wip/lagoon:
Design multicycle_arithmetic, start of the top module:
module multicycle_arithmetic(
    input clk, rst, start, 
    input [1:0] op, 
    input [7:0] a, b, 
    output reg done, 
    output reg [15:0] result
);
Size in the first run: ~1400 cells after synthesis, ~24 flip-flops, roughly 38 I/O pins, roughly 9200 µm² of cells after synthesis.
make LEC_CHECK=0 ABC_AREA=1 CAP_MARGIN=40 CORE_MARGIN=2 CORE_UTILIZATION=69 CTS_CLUSTER_DIAMETER=238 HOLD_SLACK_MARGIN=0.29 SETUP_SLACK_MARGIN=-2.0 SLEW_MARGIN=5 finish   # period 30.9 ns
run.sh (not shown) runs the stock make flow with config.mk's settings and CLKGATE_MAP_FILE=.
wip/lagoon: all stages done; final checks FAILED (negative setup slack).
Here is what was changed in the inputs of wip/delta compared with wip/lagoon.
- removing SETUP_SLACK_MARGIN (formerly -2.0)
- removing HOLD_SLACK_MARGIN (formerly 0.29)
- setting CTS_CLUSTER_SIZE to 98 for the first time
- removing CTS_CLUSTER_DIAMETER (formerly 238)
- changing CAP_MARGIN from 40 to 20
- changing SLEW_MARGIN from 5 to 20
- changing CORE_UTILIZATION from 69 to 68
- changing the clock period (ns, I/O delays scaled along) from 30.9 to 35.7
[summary]
In summary, wip/delta completed successfully, with a layout that passed the timing, design-rule and antenna checks.
When wip/delta is measured against wip/lagoon, its count of nets after finishing turns out 177 lower.
When wip/delta is measured against wip/lagoon, its accumulated negative setup slack turns out 280 ps higher.
In the metrics for wip/delta and wip/lagoon, the one carrying the higher largest fanout of any net on the critical path is wip/lagoon.
Of the two values seen for start point of the critical path, b[0] was produced by wip/lagoon and b[7] by wip/delta.
From wip/lagoon to wip/delta the numbers moved as follows: met3 capacity usage during global routing decreased 0.79 points, met2 demand-to-capacity share in global routing decreased 10 points.
#### Input delta (wip/violet over wip/delta)
- ABC_AREA no longer set, was 1
- SETUP_SLACK_MARGIN now 5.0, previously not set
- CTS_CLUSTER_SIZE no longer set, was 98
- CORE_UTILIZATION now 40, was 68
- the clock period (ns, I/O delays scaled along) now 34.5, was 35.7
- wip/violet was carried through to the last stage, and its layout satisfied the timing, design-rule and antenna checks.
- The run showing the smaller all-layer global routing usage is wip/violet.
- Final wirelength: wip/violet > wip/delta
- In the tables for wip/violet and wip/delta, count of placed standard cells in the final layout, fillers left out reads higher with wip/violet.
- The smallest setup slack after layout in wip/violet was lower than what wip/delta gave.
- | first-pass GRT wire length | wip/violet vs wip/delta | about 26% higher |
- Core utilization: wip/violet vs wip/delta down 23 points
What wip/amber does differently from wip/violet at the input level:
- putting CORE_ASPECT_RATIO at 1.35 where nothing was set
- putting ABC_AREA at 1 where nothing was set
- swapping 20 for 15 in CAP_MARGIN
- clearing SETUP_SLACK_MARGIN, which used to be 5.0
- swapping 34.5 for 35.0 in the clock period (ns, I/O delays scaled along)
Results
On number of standard cells reported by yosys: between wip/violet and wip/amber, it ends up lower for wip/violet. wip/violet -> wip/amber: synthesized area per cell decreased by more than 10%. wip/violet and wip/amber ended up with nearly the same clock tree skew after final layout.

========
Starting RTL as in the previous note.
make LEC_CHECK=0 CAP_MARGIN=25 CELL_PAD_IN_SITES_DETAIL_PLACEMENT=1 CORE_ASPECT_RATIO=0.64 CORE_MARGIN=2 CORE_UTILIZATION=69 CTS_CLUSTER_DIAMETER=51 GPL_TIMING_DRIVEN=0 PLACE_DENSITY_LB_ADDON=0.18 SLEW_MARGIN=5 TNS_END_PERCENT=45 finish   # period 20.4 ns
The starting point failed in 3_5_place_dp.
Then changed:
Settings changed: CELL_PAD_IN_SITES_DETAIL_PLACEMENT 1 to 2, CTS_CLUSTER_DIAMETER 51 to not set, GPL_TIMING_DRIVEN 0 to 1, PLACE_DENSITY set to 0.7, PLACE_DENSITY_LB_ADDON 0.18 to not set, SETUP_SLACK_MARGIN set to 1.57.
=> The new run stopped in 3_5_place_dp, error DPL-0033. Synthesized area stays the same. Die size does not change. Synthesized cell count stays the same.
Then changed:
Settings changed: CAP_MARGIN 25 to 20, CELL_PAD_IN_SITES_DETAIL_PLACEMENT 2 to not set, CORE_ASPECT_RATIO 0.64 to not set, CORE_UTILIZATION 69 to 15, GPL_TIMING_DRIVEN 1 to not set, PLACE_DENSITY 0.7 to not set, SETUP_SLACK_MARGIN 1.57 to not set, SLEW_MARGIN 5 to 20, TNS_END_PERCENT 45 to not set.
Clock period 20.4 ns to 35.7 ns, I/O delays scaled along.
Result: With this change the flow completed with no timing, DRC or antenna violations. Synthesized cell count stays the same. Die area grows to 4.4 times its value. Synthesized area stays the same.
Then changed:
Settings changed: CORE_UTILIZATION 15 to 58.
Clock period 35.7 ns to 19.1 ns, I/O delays scaled along.
What happened:
- With this change the flow ended with an error in 5_1_grt, error GRT-0232
- area after synthesis stays the same
- die area went down by 73%
- synthesized cell count does not change
Then changed:
Settings changed: CORE_UTILIZATION 58 to 64.
Clock period 19.1 ns to 27.7 ns, I/O delays scaled along.
After rerunning: The new run never finished: it broke off in 4_1_cts with DPL-0033. Area after synthesis is unchanged. Die area drops by 9.1%. Synthesized cell count stays the same.

========
multicycle_arithmetic again, from the RTL that the note above started with.
clock: 15.6 ns
lec_check: 0
abc_area: 1
cap_margin: 5
core_margin: 2
core_utilization: 72
cts_cluster_diameter: 197
cts_cluster_size: 67
place_density: 0.36
slew_margin: 20
The first run did not get past 3_5_place_dp, error DPL-0033.
Edit:
- ABC_AREA: 1 -> unset
- CAP_MARGIN: 5 -> 20
- CORE_UTILIZATION: 72 -> 40
- CTS_CLUSTER_DIAMETER: 197 -> unset
- CTS_CLUSTER_SIZE: 67 -> unset
- PLACE_DENSITY: 0.36 -> unset
- clock period: 15.6 -> 35.0 ns (I/O delays scaled with it)
The new run produced a clean layout.
Synthesized cell count decreases by 17%.
Die size increases by 74%.
Area after synthesis decreases by 1.6%.
Edit:
- CAP_MARGIN: 20 -> 30
- CTS_CLUSTER_SIZE: unset -> 33
- PLACE_DENSITY_LB_ADDON: unset -> 0.26
Sequential share of layout area grows by 0.20 points.
Via count grows slightly.
First-iteration DRC count grows by about a fifth.
Core utilization shrinks by 1.9 points.
Flip-flop count does not change.
Non-clock buffer count shrinks by 15.
Design area shrinks by a few percent.
Edit:
- ABC_AREA: unset -> 0
- CAP_MARGIN: 30 -> 25
- CELL_PAD_IN_SITES_DETAIL_PLACEMENT: unset -> 2
- CORE_MARGIN: 2 -> 7
- CORE_UTILIZATION: 40 -> 60
- GPL_ROUTABILITY_DRIVEN: unset -> 0
- SLEW_MARGIN: 20 -> 15
Outcome: The changed run ended with an error in 3_5_place_dp with DPL-0033. Die size is lower by 22%. Synthesized cell count does not change. Synthesized area stays the same.
